## UT_TOP
module UT_TOP (
    clk, 
    rst_n, 
    in_valid, 
    in_time,
    out_valid, 
    out_display, 
    out_day
);
For scale: about 2,200 cells after synthesis, about 86 flip-flops, ~42 I/O pins, ~0.015 mm2 of cells after synthesis.
Settings: LEC_CHECK=0, CAP_MARGIN=0, CORE_MARGIN=2, CORE_UTILIZATION=72, CTS_CLUSTER_DIAMETER=338, CTS_CLUSTER_SIZE=61, PLACE_DENSITY_LB_ADDON=0.0, SETUP_SLACK_MARGIN=2.21, SLEW_MARGIN=20, TNS_END_PERCENT=5; clock period 7.54 ns.
run.sh (not shown) runs the stock make flow with config.mk's settings and CLKGATE_MAP_FILE=.
The first run stopped in 5_1_grt, error GRT-0116.
Edit:
Settings changed: CAP_MARGIN 0 to 20, CORE_UTILIZATION 72 to 41, CTS_CLUSTER_DIAMETER 338 to unset, CTS_CLUSTER_SIZE 61 to unset, PLACE_DENSITY_LB_ADDON 0.0 to unset, SETUP_SLACK_MARGIN 2.21 to unset, TNS_END_PERCENT 5 to unset.
Clock period 7.54 ns to 14.8 ns, I/O delays scaled along.
The changed run finished clean.
Area after synthesis does not change.
Synthesized cell count is unchanged.
Die size increases by well over a third.
Edit:
Settings changed: CORE_UTILIZATION 41 to 65.
Clock period 14.8 ns to 13.2 ns, I/O delays scaled along.
The changed run ran to the end with violations: negative setup slack.
Area after synthesis does not change.
Clock-buffer cell count rises by 1.
Sequential share of layout area falls by 0.54 points.
Clock skew barely changes.
Setup slack gets worse by 1.5 ns.
Routed wire length rises by 6.1%.
Design area rises by 4.7%.
Via count rises by 11%.
Fmax rises by 0.56%.
Edit:
Settings changed: CORE_UTILIZATION 65 to 43, CTS_CLUSTER_DIAMETER set to 130, CTS_CLUSTER_SIZE set to 98, SETUP_SLACK_MARGIN set to -1.3.
Clock period 13.2 ns to 15.0 ns, I/O delays scaled along.
The new run completed and failed the layout checks on negative setup slack.
Final area is lower by roughly a tenth.
Hold slack is about the same.
Via count shrinks by roughly a tenth.
Core utilization falls by 33 points.
Die area came out higher by well over a third.
Edit:
Settings changed: ABC_AREA set to 1, CORE_UTILIZATION 43 to 70, CTS_CLUSTER_DIAMETER 130 to unset, CTS_CLUSTER_SIZE 98 to unset, PLACE_DENSITY_LB_ADDON set to 0.16, SETUP_SLACK_MARGIN -1.3 to unset.
Clock period 15.0 ns to 13.2 ns, I/O delays scaled along.
=> With this change the flow never finished: it broke off in 5_1_grt with GRT-0232; synthesized cell count rises by 10%; area after synthesis falls by 3.2%; die size falls by 40%.
Edit:
Settings changed: ABC_AREA 1 to unset, CORE_UTILIZATION 70 to 72, CTS_CLUSTER_SIZE set to 61, PLACE_DENSITY_LB_ADDON 0.16 to 0.0.
Clock period 13.2 ns to 7.54 ns, I/O delays scaled along.
What happened: The changed run failed in 5_1_grt on GRT-0116; area after synthesis went up by a few percent; die area went up slightly; synthesized cell count went down by roughly a tenth.

UT_TOP again, from the RTL that the note above started with.
clock: 8.99 ns
lec_check: 0
abc_area: 1
cap_margin: 0
core_margin: 2
core_utilization: 72
cts_cluster_diameter: 129
cts_cluster_size: 29
min_routing_layer: met1
place_density_lb_addon: 0.05
setup_slack_margin: 2.55
slew_margin: 20
The first run never finished: it broke off in 5_1_grt with GRT-0116.
Then changed:
Settings changed: CAP_MARGIN 0 to 20, CORE_ASPECT_RATIO from default to 1.35, CTS_CLUSTER_DIAMETER 129 to 69, CTS_CLUSTER_SIZE 29 to 10, MIN_ROUTING_LAYER met1 to default, PLACE_DENSITY_LB_ADDON 0.05 to default, SETUP_SLACK_MARGIN 2.55 to default.
Clock period 8.99 ns to 12.3 ns, I/O delays scaled along.
The new run stopped in 5_1_grt on GRT-0116. Die size stays flat. Synthesized cell count does not change. Area after synthesis is unchanged.
Then changed:
Settings changed: ABC_AREA 1 to default, CORE_ASPECT_RATIO 1.35 to default, CORE_UTILIZATION 72 to 40, CTS_CLUSTER_DIAMETER 69 to default, CTS_CLUSTER_SIZE 10 to default.
Clock period 12.3 ns to 12.2 ns, I/O delays scaled along.
=>
- The changed run finished but failed the layout checks on negative setup slack
- die size goes up by 83%
- synthesized cell count goes down by 9.4%
- synthesized area goes up by about 3.4%
Then changed:
Clock period 12.2 ns to 15.0 ns, I/O delays scaled along.
The new run produced a clean layout.
Setup slack gains 2.3 ns.
First-iteration DRC count grows by 1.4%.
Area after synthesis is unchanged.
Via count shrinks by 4.2%.
Design area shrinks by 8.5%.
Wire length shrinks by 4.1%.
Global-route usage shrinks by 1.3 points.
Then changed:
Clock period 15.0 ns to 14.8 ns, I/O delays scaled along.
Result: Clock skew stays flat; first-iteration DRC count went down by 4.9%; wire length goes up by 2.9%; register-to-register slack improved by 0.08 ns; non-clock buffer count came out higher by 15; setup slack gets better by 0.077 ns; critical path depth increases by 1; synthesized cell count is unchanged; area after synthesis does not change; final area goes up by 1.2%.

job 9172:
Starting RTL as in the previous note.
## UT_TOP
module UT_TOP (
    clk, 
    rst_n, 
    in_valid, 
    in_time,
    out_valid, 
    out_display, 
    out_day
);
input        clk, rst_n, in_valid;
input [30:0] in_time;
output reg       out_valid;
output reg [3:0] out_display;
output reg [2:0] out_day;
reg  [3:0]  current_state, next_state;
parameter IDLE       = 4'd0  ;
parameter INPUT      = 4'd1  ;
parameter CAL_16YEAR = 4'd2  ;
parameter CAL_4YEAR  = 4'd3  ;
parameter CAL_YEAR   = 4'd4  ;
parameter CAL_MONTH  = 4'd5  ;
parameter CAL_DAY    = 4'd6  ;
parameter CAL_4HOUR  = 4'd7  ;
parameter CAL_HOUR   = 4'd8  ;
parameter CAL_15MIN  = 4'd9  ;
parameter CAL_MIN    = 4'd10 ;
parameter CAL_SEC    = 4'd11 ;
parameter OUT        = 4'd12 ;
parameter time_16years      = 31'd504921600;   
parameter time_4years       = 31'd126230400;   
parameter time_common_years = 31'd31536000;    
parameter time_leap_years   = 31'd31622400;    
parameter time_odd_month    = 31'd2678400;     
parameter time_even_month   = 31'd2592000;     
parameter time_leap_month   = 31'd2505600;     
parameter time_com_month    = 31'd2419200;     
parameter time_day          = 31'd86400;       
parameter time_4hour        = 31'd14400;       
parameter time_hour         = 31'd3600;        
parameter time_15minute     = 31'd900;         
parameter time_minute       = 31'd60;          
reg [3:0] counter;
reg [30:0] in_time_reg;
reg leap;
reg [10:0] year;
reg [3:0]  month;
reg [4:0]  day;
reg [4:0]  hour;
reg [5:0]  minute;
reg [5:0]  second;
wire [10:0] temp_year;
wire [3:0]  temp_month;
wire [2:0]  week;
reg  [10:0] Binary_code;
wire [15:0] BCD_code;
assign temp_year =  (month < 3)? year-1 : year;
  ...
Settings: LEC_CHECK=0, ABC_AREA=1, CAP_MARGIN=40, CORE_ASPECT_RATIO=1.35, CORE_MARGIN=2, CORE_UTILIZATION=72, CTS_CLUSTER_DIAMETER=69, CTS_CLUSTER_SIZE=10, PLACE_DENSITY_LB_ADDON=0.09, SETUP_SLACK_MARGIN=3.64, SLEW_MARGIN=20; clock period 12.3 ns.
Job 9172 did not run to completion, as it errored out during global routing.
What job 9855 does differently from job 9172 at the input level:
Settings: PLACE_DENSITY_LB_ADDON removed (was 0.09); SETUP_SLACK_MARGIN removed (was 3.64); HOLD_SLACK_MARGIN newly set to 0.29.
--- outcome ---
- The lower worst setup slack before clock tree synthesis came out of job 9172.
- Job 9855 | ERROR | global routing
- Job 9172: aborted in global routing (tool error)
- Job 9172 -> job 9855: chip width delta 0, exact match
- ~same synthesized cell count in job 9855 and job 9172
diff inputs: job 9855 => job 4682
Settings: changing CAP_MARGIN from 40 to 20; removing HOLD_SLACK_MARGIN (formerly 0.29); removing CORE_ASPECT_RATIO (formerly 1.35); changing CORE_UTILIZATION from 72 to 62; changing CTS_CLUSTER_SIZE from 10 to 97; changing CTS_CLUSTER_DIAMETER from 69 to 191; changing the clock period (ns, I/O delays scaled along) from 12.3 to 14.1.
--- outcome ---
Job 9855: GRT-0116 in global routing -> run aborted. Job 4682 completed end to end; final checks failed (setup timing). Compared with job 9855, in job 4682 xor-xnor portion of the synthesized cell area was more or less identical, die span in x went up by 24%. Effective utilization at floorplan in job 4682 vs job 9855: down 9.6 points. Job 4682 ended with less setup fix buffers added after clock tree synthesis than job 9855. Comparing job 4682 against job 9855, there is no change at all in cell count after synthesis. | quantity of gates resized following cts | higher: job 9855 |. | post-placement worst setup slack | job 4682 vs job 9855 | better |. For count of H-tree levels built during CTS, job 9855 and job 4682 come out practically identical. Of job 4682 and job 9855, the higher routability-driven placement congestion ratio belongs to job 9855. | total die size | higher: job 4682 |.
